==> 10-04 <==
## logarithm
module logarithm #(
	parameter n = 16,
	parameter m = 24,
	parameter k = 5 ,
	parameter p = 24
) (
	input        clk  ,  
	input        reset,  
	input        start,
	input  [0:n] x    ,
	output [1:p] y    ,
	output reg   done
);
Settings: LEC_CHECK=0, ABC_AREA=1, CAP_MARGIN=20, CORE_MARGIN=2, CORE_UTILIZATION=45, CTS_CLUSTER_DIAMETER=372, SETUP_SLACK_MARGIN=0.66, SLEW_MARGIN=20; clock period 5.72 ns.
run.sh (not shown) runs the stock make flow with config.mk's settings and CLKGATE_MAP_FILE=.
==> 07-19: changes against 10-04 <==
--- a/flow/config.mk
+++ b/flow/config.mk
@@ -10,5 +10,5 @@
 export CORE_MARGIN = 2
-export CORE_UTILIZATION = 45
-export CTS_CLUSTER_DIAMETER = 372
-export SETUP_SLACK_MARGIN = 0.66
+export CORE_UTILIZATION = 72
+export PLACE_DENSITY = 0.41
+export SETUP_SLACK_MARGIN = 0.39
 export SLEW_MARGIN = 20
==> flow/constraint.sdc (replaced) <==
create_clock -name core_clock -period 7.3 [get_ports {clk}]
set_input_delay 1.4600 -clock core_clock [delete_from_list [all_inputs] [get_ports {clk}]]
set_output_delay 1.4600 -clock core_clock [all_outputs]
set_load 0.01 [all_outputs]
==> results <==
| item | 10-04 | 07-19 |
|---|---|---|
| Result of the run | complete, but fails checks | finished clean |
| Layout check failures | setup timing | - |
| Slowest Stage Delay on Critical Path | 520 ps | 600 ps |
| Num rows | 80 | 63 |
| Clock Buffer Count | 10 | 9 |
| Total Wirelength | 61,050 um | 57,430 um |
| Clock slew seen by the registers of the worst setup and hold paths | 60 ps | 70 ps |
| # placed instances | 3,637 | 3,192 |
| Per-cell via count in the routed design | 4.855 | 5.477 |
| Global Route met3 Usage | 0.02413 | 0.07391 |
| Gpl congestion | 0.9817 | 0.9974 |
| Least-Margin Pin Slew | 923.3 ps | 864.1 ps |
| Slew margin rel. | 0.3845 | 0.4239 |
| Total setup violations reported at the end of the flow | 26 | 0 |
| Die Height | 223.6 um | 177.6 um |
| Met1 track utilization from global routing | 0.3466 | 0.5029 |
| WL/cell | 16.53 um | 17.90 um |
| Worst Path Required | 5930 ps | 7550 ps |
| X dimension of the die | 223.6 um | 177.6 um |
| Launching instance or port of the critical path | z[16] | z[6] |

==> inputs of amber <==
==> flow/design.v <==
module logarithm #(
	parameter n = 16,
	parameter m = 24,
	parameter k = 5 ,
	parameter p = 24
) (
	input        clk  ,  
	input        reset,  
	input        start,
	input  [0:n] x    ,
	output [1:p] y    ,
	output reg   done
);
	reg [2:0] current_state;
	reg [2:0] next_state   ;
	wire      z_gt2        ;
	wire      i_positive   ;
	reg [2:0] sel_z        ;
	reg       load_z       ;
	reg       sel_i        ;
	reg       load_i       ;
	reg       shift_y      ;
	reg  [  m+1:0] z           ;
	wire [  m+1:0] trunc_square;
	wire [  m+1:0] trunc_div   ;
	wire [  m+1:0] z_input     ;
	reg  [  k-1:0] i           ;
	wire [  k-1:0] i_input     ;
	wire [  k-1:0] i_minus_1   ;
	reg  [    1:p] yy          ;
	wire [    m:0] mult_in     ;
	wire [2*m+1:0] mult_out    ;
	assign z_input = (sel_z == 2'd00) ?  {1'b0, x, {(m-n){1'd0}}} :
	(sel_z == 2'd01) ? 	trunc_square :
	trunc_div;
	assign mult_in     = z[m:0];
	assign mult_out     = mult_in * mult_in;
	assign trunc_square = mult_out[2*m+1:m];
	assign trunc_div    = {1'd0, z[m+1:1]};
	always @(posedge clk or negedge reset) begin : proc_z
		if(~reset) begin
			z <= 0;
		end else begin
			if (load_z == 1'b1)
				z <= z_input;
		end
	end
	assign i_input = sel_i ? i_minus_1 : p;
	assign i_minus_1 = i - 1;
	wire [15:0] binary_p = p;
	always @(posedge clk or negedge reset) begin : proc_i
		if(~reset) begin
			i <= 0;
		end else begin
			if (load_i == 1'b1)
				i <= i_input;
		end
	end
	always @(posedge clk or negedge reset) begin : proc_yy
		if(~reset) begin
			yy <= 0;
		end else begin
			if (shift_y == 1'b1)
				yy <= {yy[2:p], z[m+1]};
		end
	end
	always @(posedge clk or negedge reset) begin : proc_current_state
		if(~reset) begin
			current_state <= 0;
		end else begin
			current_state <= next_state;
		end
	end
	assign i_positive = i ? 1 : 0;
	assign z_gt2 = z[m+1];
	assign y = yy;
	always @(*) begin
		next_state = current_state;
		case (current_state)
			3'd0 : begin
				if (~start)
					next_state = 3'd1;
			end
			3'd1 : begin
				if (start)
					next_state = 3'd2;
			end
			3'd2 : begin
				next_state = 3'd3;
			end
			3'd3 : begin
				next_state = 3'd4;
			end
			3'd4 : begin
				if (z_gt2)
					next_state = 3'd5;
				else
					next_state = 3'd6;
			end
			3'd5 : begin
				next_state = 3'd6;
			end
			3'd6 : begin
				if (i_positive)
					next_state = 3'd3;
				else
					next_state = 3'd0;
			end
			default : next_state = 3'd0;
		endcase
	end
	always @(*) begin
		case (current_state)
			3'd0, 3'd1: begin
				sel_z   = 2'b00;
				load_z  = 1'b0;
				sel_i   = 1'b0;
				load_i  = 1'b0;
				shift_y = 1'b0;
				done    = 1'b1;
			end
			3'd2 : begin
				sel_z   = 2'b00;
				load_z  = 1'b1;
				sel_i   = 1'b0;
				load_i  = 1'b1;
				shift_y = 1'b0;
				done    = 1'b0;
			end
			3'd3 : begin
				sel_z   = 2'b01;
				load_z  = 1'b1;
				sel_i   = 1'b1;
				load_i  = 1'b1;
				shift_y = 1'b0;
				done    = 1'b0;
			end
			3'd4 : begin
				sel_z   = 2'b00;
				load_z  = 1'b0;
				sel_i   = 1'b0;
				load_i  = 1'b0;
				shift_y = 1'b1;
				done    = 1'b0;
			end
			3'd5 : begin
				sel_z   = 2'b10;
				load_z  = 1'b1;
				sel_i   = 1'b0;
				load_i  = 1'b0;
				shift_y = 1'b0;
				done    = 1'b0;
			end
			3'd6 : begin
				sel_z   = 2'b00;
				load_z  = 1'b0;
				sel_i   = 1'b0;
				load_i  = 1'b0;
				shift_y = 1'b0;
				done    = 1'b0;
			end
			default : begin
				sel_z   = 2'b00;
				load_z  = 1'b0;
				sel_i   = 1'b0;
				load_i  = 1'b0;
				shift_y = 1'b0;
				done    = 1'b0;
			end
		endcase
	end
endmodule
==> flow/run.sh <==
#!/bin/bash
# the make line also repeats each setting of config.mk as NAME=value (left out here)
make -C /OpenROAD-flow-scripts/flow DESIGN_CONFIG=/design/flow/config.mk WORK_HOME=/design/flow/orfs CLKGATE_MAP_FILE= finish
==> flow/config.mk <==
export PLATFORM = sky130hd
export DESIGN_NAME = logarithm
export DESIGN_NICKNAME = logarithm
export VERILOG_FILES = /design/flow/design.v
export SDC_FILE = /design/flow/constraint.sdc
export NUM_CORES = 4
export LEC_CHECK = 0
export ABC_AREA = 1
export CAP_MARGIN = 20
export CORE_MARGIN = 2
export CORE_UTILIZATION = 72
export CTS_CLUSTER_DIAMETER = 219
export CTS_CLUSTER_SIZE = 75
export PLACE_DENSITY = 0.37
export SETUP_SLACK_MARGIN = 0.28
export SLEW_MARGIN = 40
==> flow/constraint.sdc <==
create_clock -name core_clock -period 2.94 [get_ports {clk}]
set_input_delay 0.5880 -clock core_clock [delete_from_list [all_inputs] [get_ports {clk}]]
set_output_delay 0.5880 -clock core_clock [all_outputs]
set_load 0.01 [all_outputs]
==> onyx (differences from amber) <==
==> flow/config.mk (replaced) <==
export PLATFORM = sky130hd
export DESIGN_NAME = logarithm
export DESIGN_NICKNAME = logarithm
export VERILOG_FILES = /design/flow/design.v
export SDC_FILE = /design/flow/constraint.sdc
export NUM_CORES = 4
export LEC_CHECK = 0
export ABC_AREA = 1
export CAP_MARGIN = 20
export CORE_MARGIN = 2
export CORE_UTILIZATION = 55
export CTS_CLUSTER_DIAMETER = 372
export CTS_CLUSTER_SIZE = 98
export SETUP_SLACK_MARGIN = 0.66
export SLEW_MARGIN = 20
export TNS_END_PERCENT = 10
==> flow/constraint.sdc (replaced) <==
create_clock -name core_clock -period 5.72 [get_ports {clk}]
set_input_delay 1.1440 -clock core_clock [delete_from_list [all_inputs] [get_ports {clk}]]
set_output_delay 1.1440 -clock core_clock [all_outputs]
set_load 0.01 [all_outputs]
==> run notes <==
The following summarizes the physical implementation.

Status
The run finished, with violations left. The checks that failed: negative setup slack.

STA
After layout, the worst setup slack is -0.5435 ns. From the final report, the count of setup violators was given as 26.

Placed design
The count of placed standard cells including taps is 3534. The weighted congestion at the end of routability-driven global placement is 0.9407. In the placement report, post-DP HPWL is listed as 50570 um.

Die
The chip area is 41060 um2. The placeable core area is 38830 um2.

GRT
The global-route track usage on met2 is 54.60%. The routing usage on met1 is 42.48%.
[end of results for onyx]
==> run notes <==
The following summarizes the physical implementation.

Status
The flow did not finish. The run ended at global routing (5_1_grt). The tool reported: "[ERROR GRT-0232] Routing congestion too high. Check the congestion heatmap in the GUI".

Die
The chip area is 31540 um2. The placeable core area is 29640 um2. The number of rows in the core area is 63.

GRT
The routing usage on met1 is 80.47%.

Clock tree
Per the repair_timing log after CTS, setup buffers inserted total 25.

Placed design
The post-DP HPWL is 58470 um. The count of placed standard cells including taps is 3480. After its last routability iteration, the placer logged a weighted congestion of 1.005.
[end of results for amber]

==> harbor: inputs <==
RTL: the design.v shown in full above, as it stands there.
export LEC_CHECK = 0
export ABC_AREA = 1
export CAP_MARGIN = 20
export CORE_MARGIN = 2
export CORE_UTILIZATION = 66
export CTS_CLUSTER_DIAMETER = 333
export CTS_CLUSTER_SIZE = 72
export SLEW_MARGIN = 20
create_clock -name core_clock -period 8.37 [get_ports {clk}]
==> inputs of willow, as changes to harbor <==
ABC_AREA = not set   (was 1)
CORE_UTILIZATION = 40   (was 66)
CTS_CLUSTER_DIAMETER = not set   (was 333)
CTS_CLUSTER_SIZE = not set   (was 72)
==> flow/constraint.sdc (replaced) <==
create_clock -name core_clock -period 9.0 [get_ports {clk}]
set_input_delay 1.8000 -clock core_clock [delete_from_list [all_inputs] [get_ports {clk}]]
set_output_delay 1.8000 -clock core_clock [all_outputs]
set_load 0.01 [all_outputs]
==> inputs of juniper, as changes to harbor <==
CORE_UTILIZATION = 72   (was 66)
CTS_CLUSTER_DIAMETER = 44   (was 333)
CTS_CLUSTER_SIZE = 76   (was 72)
==> summary of the runs <==
- Maximum frequency: willow < juniper < harbor.
- Global-route usage: juniper > harbor > willow.
- In flip-flop count, juniper and willow do not differ.
- In juniper the die area is lower than in harbor, by 8.2%.
- In count of clock-buffer cells in the layout, juniper and willow do not differ.
- Between willow and harbor, the lower clock skew is in willow (gap 7.0 ps).
==> figures <==
| quantity | harbor | juniper | willow |
|---|---|---|---|
| Run status | finished clean | finished clean | finished clean |
| Fin crit period | 7170 ps | 7350 ps | 8060 ps |
| Horizontal die dimension | 185 microns | 178 microns | 228 microns |
| Slew HR | 23.8% | 23.8% | 32.5% |
| Detailed-routing iteration count for the pre-antenna-repair pass | 7 | 8 | 6 |
| Mapped cell area | 21700 sq um | 21700 sq um | 20100 sq um |
| Met2 Routed Length | 27000 microns | 27500 microns | 24900 microns |
| Final area over synthesized area | 1.057x | 1.051x | 1.079x |
| Routed wirelength normalized by instance count | 17.2 microns | 17.7 microns | 18.0 microns |
| Yosys top cell area share | 42.9% | 42.9% | 46.2% |
| Total global-route track usage | 35.5% | 38.3% | 20.9% |
| Synth Area in Compound Gates | 4.75% | 4.75% | 6.15% |
| Combinational gate area | 16200 sq um | 16200 sq um | 15800 sq um |
